==> flow/design.v (excerpt) <==
module v_tile #(
    parameter width = 16,  
    parameter num_inputs = 4,  
    parameter num_regs = 16,  
    parameter total_inputs = num_inputs + num_inputs  
) (
    input wire clk,
    input wire reset,
    input wire on_off,  
    input wire write_en1,  
    output wire write_rdy1,
    input wire [num_inputs*width-1:0] w_data_in1,  
    output wire write_ack1,
    input wire write_en2,  
    output wire write_rdy2,
    input wire [num_inputs*width-1:0] w_data_in2,  
    output wire write_ack2,
    input wire write_en3,  
    output wire write_rdy3,
    input wire [width-1:0] w_data_in3,
    output wire write_ack3,
    output wire [num_inputs*width-1:0] adder_outputs,  
    output wire [3:0] dest_info,
    output wire adder_ack
);
    wire [total_inputs*width-1:0] adder_inputs;
    wire on_off_vector_fu;
    wire [15:0] config_in;
    mem #(
        .width(width),
        .num_regs(num_regs),
        .num_inputs(num_inputs)
    ) mem_inst (
        .clk(clk),
        .reset(reset),
        .on_off(on_off),
        .write_en1(write_en1),
  ...
Settings: LEC_CHECK=0, ABC_AREA=1, CAP_MARGIN=0, CELL_PAD_IN_SITES_DETAIL_PLACEMENT=0, CORE_MARGIN=7, CORE_UTILIZATION=70, CTS_CLUSTER_SIZE=90, MAX_ROUTING_LAYER=met5, SETUP_SLACK_MARGIN=0.83, SLEW_MARGIN=40, TNS_END_PERCENT=45; clock period 5.92 ns.
run.sh (not shown) runs the stock make flow with config.mk's settings and CLKGATE_MAP_FILE=.
Next try:
ABC_AREA = default   (was 1)
CAP_MARGIN = 20   (was 0)
CORE_MARGIN = 2   (was 7)
CORE_UTILIZATION = 65   (was 70)
CTS_CLUSTER_DIAMETER = 29   (was default)
CTS_CLUSTER_SIZE = 46   (was 90)
HOLD_SLACK_MARGIN = -0.09   (was default)
PLACE_DENSITY_LB_ADDON = 0.25   (was default)
SETUP_SLACK_MARGIN = 1.31   (was 0.83)
clock period = 4.74 ns   (was 5.92 ns; I/O delays follow)
Result:
- Now the flow aborted during global routing
- die size goes down by about 10%
- synthesized area went down by 3.2%
- synthesized cell count decreases by about 20%
Next try:
CELL_PAD_IN_SITES_DETAIL_PLACEMENT = default   (was 0)
CORE_UTILIZATION = 53   (was 65)
CTS_CLUSTER_DIAMETER = default   (was 29)
CTS_CLUSTER_SIZE = default   (was 46)
HOLD_SLACK_MARGIN = default   (was -0.09)
MAX_ROUTING_LAYER = default   (was met5)
PLACE_DENSITY_LB_ADDON = default   (was 0.25)
SETUP_SLACK_MARGIN = default   (was 1.31)
SLEW_MARGIN = 20   (was 40)
TNS_END_PERCENT = 55   (was 45)
clock period = 2.44 ns   (was 4.74 ns; I/O delays follow)
This time the run produced a layout that fails on negative setup slack. Synthesized cell count does not change. Die area is higher by 22%. Synthesized area is unchanged.
Next try:
CORE_UTILIZATION = 59   (was 53)
SETUP_SLACK_MARGIN = 0.51   (was default)
TNS_END_PERCENT = default   (was 55)
clock period = 2.97 ns   (was 2.44 ns; I/O delays follow)
Result: Now the flow failed in global routing. Area after synthesis is unchanged. Die area went down by 9.9%. Synthesized cell count stays the same.
Next try:
CORE_UTILIZATION = 66   (was 59)
HOLD_SLACK_MARGIN = -0.1   (was default)
MAX_ROUTING_LAYER = met4   (was default)
SETUP_SLACK_MARGIN = default   (was 0.51)
TNS_END_PERCENT = 55   (was default)
clock period = 3.63 ns   (was 2.97 ns; I/O delays follow)
The changed run failed in global routing.
Die size went down by 10%.
Synthesized area does not change.
Synthesized cell count is unchanged.
Next try:
CORE_UTILIZATION = 58   (was 66)
HOLD_SLACK_MARGIN = default   (was -0.1)
MAX_ROUTING_LAYER = default   (was met4)
SETUP_SLACK_MARGIN = -0.22   (was default)
TNS_END_PERCENT = default   (was 55)
clock period = 2.97 ns   (was 3.63 ns; I/O delays follow)
What happened: This time the run completed, yet does not pass: negative setup slack. Die size came out higher by roughly a tenth. Synthesized cell count stays the same. Area after synthesis does not change.

---

## P
v_tile again, from the RTL that the note above started with.
make LEC_CHECK=0 ABC_AREA=1 CAP_MARGIN=20 CORE_ASPECT_RATIO=1.43 CORE_MARGIN=2 CORE_UTILIZATION=72 CTS_CLUSTER_DIAMETER=326 CTS_CLUSTER_SIZE=10 SETUP_SLACK_MARGIN=0.57 SLEW_MARGIN=40 finish   # period 1.88 ns
In the summary table, P is marked failed, with error DPL-0038 raised in detailed placement (3_5_place_dp).
--- input diff P..Q ---
# P
export LEC_CHECK = 0
export ABC_AREA = 1
export CAP_MARGIN = 20
export CORE_ASPECT_RATIO = 1.43
export CORE_MARGIN = 2
export CORE_UTILIZATION = 72
export CTS_CLUSTER_DIAMETER = 326
export CTS_CLUSTER_SIZE = 10
export SETUP_SLACK_MARGIN = 0.57
export SLEW_MARGIN = 40
create_clock -name core_clock -period 1.88 [get_ports {clk}]
# Q
export LEC_CHECK = 0
export ABC_AREA = 1
export CAP_MARGIN = 20
export CORE_MARGIN = 2
export CORE_UTILIZATION = 72
export CTS_CLUSTER_DIAMETER = 376
export CTS_CLUSTER_SIZE = 95
export SLEW_MARGIN = 20
export TNS_END_PERCENT = 10
create_clock -name core_clock -period 2.71 [get_ports {clk}]
--- outcome ---
STATUS area of the placeable core: Q loses against P
Reported for P and Q, area after synthesis turned out identical to the last digit.
Y dimension of the die, Q vs P: down by more than 10%
From Q to P, number of instances in the synthesized netlist did not move at all.
Looking at P and Q, the die area is a wash.
Q: aborted in clock tree synthesis (4_1_cts) (tool error)
Re post-synthesis share of cell area spent on xor and xnor gates: no difference whatsoever between P and Q.
P → Q: post-synthesis chip area from yosys has remained practically unchanged; last weighted congestion value of the routability-driven placer has decreased.
Between Q and P, the number of ports placed on the die boundary figures differ only marginally.
As far as number of distinct library cells after synthesis goes, P and Q are indistinguishable; the numbers are identical.
Die width, Q vs P: up by more than 10%
## Diff of input files: R against Q
# Q
export LEC_CHECK = 0
export ABC_AREA = 1
export CAP_MARGIN = 20
export CORE_MARGIN = 2
export CORE_UTILIZATION = 72
export CTS_CLUSTER_DIAMETER = 376
export CTS_CLUSTER_SIZE = 95
export SLEW_MARGIN = 20
export TNS_END_PERCENT = 10
create_clock -name core_clock -period 2.71 [get_ports {clk}]
# R
export LEC_CHECK = 0
export CAP_MARGIN = 20
export CORE_MARGIN = 2
export CORE_UTILIZATION = 64
export SLEW_MARGIN = 20
create_clock -name core_clock -period 6.63 [get_ports {clk}]
### Flow results
The synthesized cell area reported for R is smaller than that of Q by 380 sq um. Number of cells produced by synthesis ends up lower on R. Tally of unique sky130hd cells used after synthesis, R vs Q: up by more than half. Re width of the die: R and Q aren't equal, and the higher value belongs to R. When the final numbers for R and Q were put side by side, the net count after synthesis turned out to be greater in Q. Status | R and Q | clean except Q. The fraction of the core area occupied by cells at floorplan in R sits 8.0 points below the value recorded for Q. R vs Q — chip area line of the yosys report dropped by a few percent. | sequential area share after synthesis | R vs Q | 1.2 points higher |. Die size went up by a little under 10% going from Q to R. The number of core rows of R exceeds that of Q by 4.3%.
What S does differently from R at the input level:
# R
export LEC_CHECK = 0
export CAP_MARGIN = 20
export CORE_MARGIN = 2
export CORE_UTILIZATION = 64
export SLEW_MARGIN = 20
create_clock -name core_clock -period 6.63 [get_ports {clk}]
# S
export LEC_CHECK = 0
export ABC_AREA = 1
export CAP_MARGIN = 20
export CORE_MARGIN = 2
export CORE_UTILIZATION = 59
export CTS_CLUSTER_SIZE = 95
export SLEW_MARGIN = 20
export TNS_END_PERCENT = 10
create_clock -name core_clock -period 2.44 [get_ports {clk}]
[summary]
Critical path depth was higher in the run labelled S.
The flow for S finished, though final verification flagged negative setup slack.
Of R and S, the run reporting the lower overall routed net length was R.
On average wire length per cell after detail routing: between R and S, it ends up higher for S.
Against R as the reference, S delivers a higher clock skew.
Max distinct cell type count of the synthesized netlist across R and S: R
Looking at clock network power across both flows, S is the weaker of the two, with R ahead.
Delta (S minus R): placer's final routability congestion estimate has increased; final cell count now larger.

---

## JK
Starting RTL as in the previous note.
Settings: LEC_CHECK=0, ABC_AREA=1, CAP_MARGIN=20, CORE_ASPECT_RATIO=1.43, CORE_MARGIN=2, CORE_UTILIZATION=72, CTS_CLUSTER_DIAMETER=326, CTS_CLUSTER_SIZE=10, PLACE_DENSITY=0.35, SETUP_SLACK_MARGIN=0.57, SLEW_MARGIN=40; clock period 1.88 ns.
JK did not finish: a tool error stopped it during detailed placement.
What MS does differently from JK at the input level:
# JK
export LEC_CHECK = 0
export ABC_AREA = 1
export CAP_MARGIN = 20
export CORE_ASPECT_RATIO = 1.43
export CORE_MARGIN = 2
export CORE_UTILIZATION = 72
export CTS_CLUSTER_DIAMETER = 326
export CTS_CLUSTER_SIZE = 10
export PLACE_DENSITY = 0.35
export SETUP_SLACK_MARGIN = 0.57
export SLEW_MARGIN = 40
create_clock -name core_clock -period 1.88 [get_ports {clk}]
# MS
export LEC_CHECK = 0
export CAP_MARGIN = 20
export CORE_MARGIN = 2
export CORE_UTILIZATION = 40
export SLEW_MARGIN = 20
create_clock -name core_clock -period 4.5 [get_ports {clk}]
==> comparison <==
- | compound-cell area share of the yosys netlist | MS vs JK | ≈ equal |
- MS: done, clean on timing, DRC and antenna
- MS vs JK — unique cell type count in the Yosys netlist rose about 90%.
- Against JK, area enclosed by the die boundary in MS rose by more than half.
- Number of nets at floorplan was lower in the run labelled MS.
#### Input delta (AL over MS)
# MS
export LEC_CHECK = 0
export CAP_MARGIN = 20
export CORE_MARGIN = 2
export CORE_UTILIZATION = 40
export SLEW_MARGIN = 20
create_clock -name core_clock -period 4.5 [get_ports {clk}]
# AL
export LEC_CHECK = 0
export CAP_MARGIN = 20
export CORE_MARGIN = 2
export CORE_UTILIZATION = 15
export SLEW_MARGIN = 20
create_clock -name core_clock -period 4.35 [get_ports {clk}]
==> results <==
Comparing MS and AL, global-route usage is higher on MS.
Delta (AL minus MS): routed wire length climbed 27%; worst-case setup margin in the final layout now smaller.
Total number of clock tree sinks came out exactly the same in MS and AL.
### AL -> TR
# AL
export LEC_CHECK = 0
export CAP_MARGIN = 20
export CORE_MARGIN = 2
export CORE_UTILIZATION = 15
export SLEW_MARGIN = 20
create_clock -name core_clock -period 4.35 [get_ports {clk}]
# TR
export LEC_CHECK = 0
export CAP_MARGIN = 20
export CORE_MARGIN = 2
export CORE_UTILIZATION = 30
export CTS_CLUSTER_SIZE = 94
export MIN_ROUTING_LAYER = met2
export SLEW_MARGIN = 20
create_clock -name core_clock -period 4.5 [get_ports {clk}]
==> results <==
TR: done, clean on timing, DRC and antenna. The met1 track utilization from global routing in TR was lower than what AL gave. Between AL and TR, the depth of the worst register-to-register path is higher for TR. Top fanout value on the critical path on TR is down relative to AL. On half-perimeter wire length of the detailed placement result, TR does better than AL. Required time at the worst-slack endpoint ends up higher on TR. Of AL and TR, the lower die height belongs to TR. TR vs AL: power down. Setup slack: TR more than AL. Area of the chip improves in TR relative to AL. Changes observed in TR relative to AL: clock skew roughly the same, post-synthesis to final-layout area growth lower.
## Diff of input files: PW against TR
# TR
export LEC_CHECK = 0
export CAP_MARGIN = 20
export CORE_MARGIN = 2
export CORE_UTILIZATION = 30
export CTS_CLUSTER_SIZE = 94
export MIN_ROUTING_LAYER = met2
export SLEW_MARGIN = 20
create_clock -name core_clock -period 4.5 [get_ports {clk}]
# PW
export LEC_CHECK = 0
export CAP_MARGIN = 20
export CORE_MARGIN = 2
export CORE_UTILIZATION = 60
export SLEW_MARGIN = 20
export TNS_END_PERCENT = 55
create_clock -name core_clock -period 3.63 [get_ports {clk}]
### Flow results
- Having completed the whole flow, TR delivered a layout that passed the timing, DRC and antenna checks.
- [flow] PW | stages: complete | final checks: fail | reason: setup timing
- PW against TR: worst hold slack picked up an extra 21 ps, wire length of the first global-routing pass grew by 3.3%, sequential power rose about 24%.
- Cmp PW vs TR: combinational group power higher in PW
- Taking TR as the reference, in PW global-route usage went up; fraction of area in registers went down; net switching fraction of the power went up.
- Post-route total power, PW vs TR: up by more than 10%
- PW gives more multi-input gate area in the final layout than TR did.
- PW vs TR on layout overhead on the synthesized area: PW is the higher one.
- Compare TR and PW | die area lower: PW
- The most used routing layer in global routing comes out met3 in one run and met2 in the other, namely in TR and PW respectively.
Power is estimated from default activity; no workload was simulated.
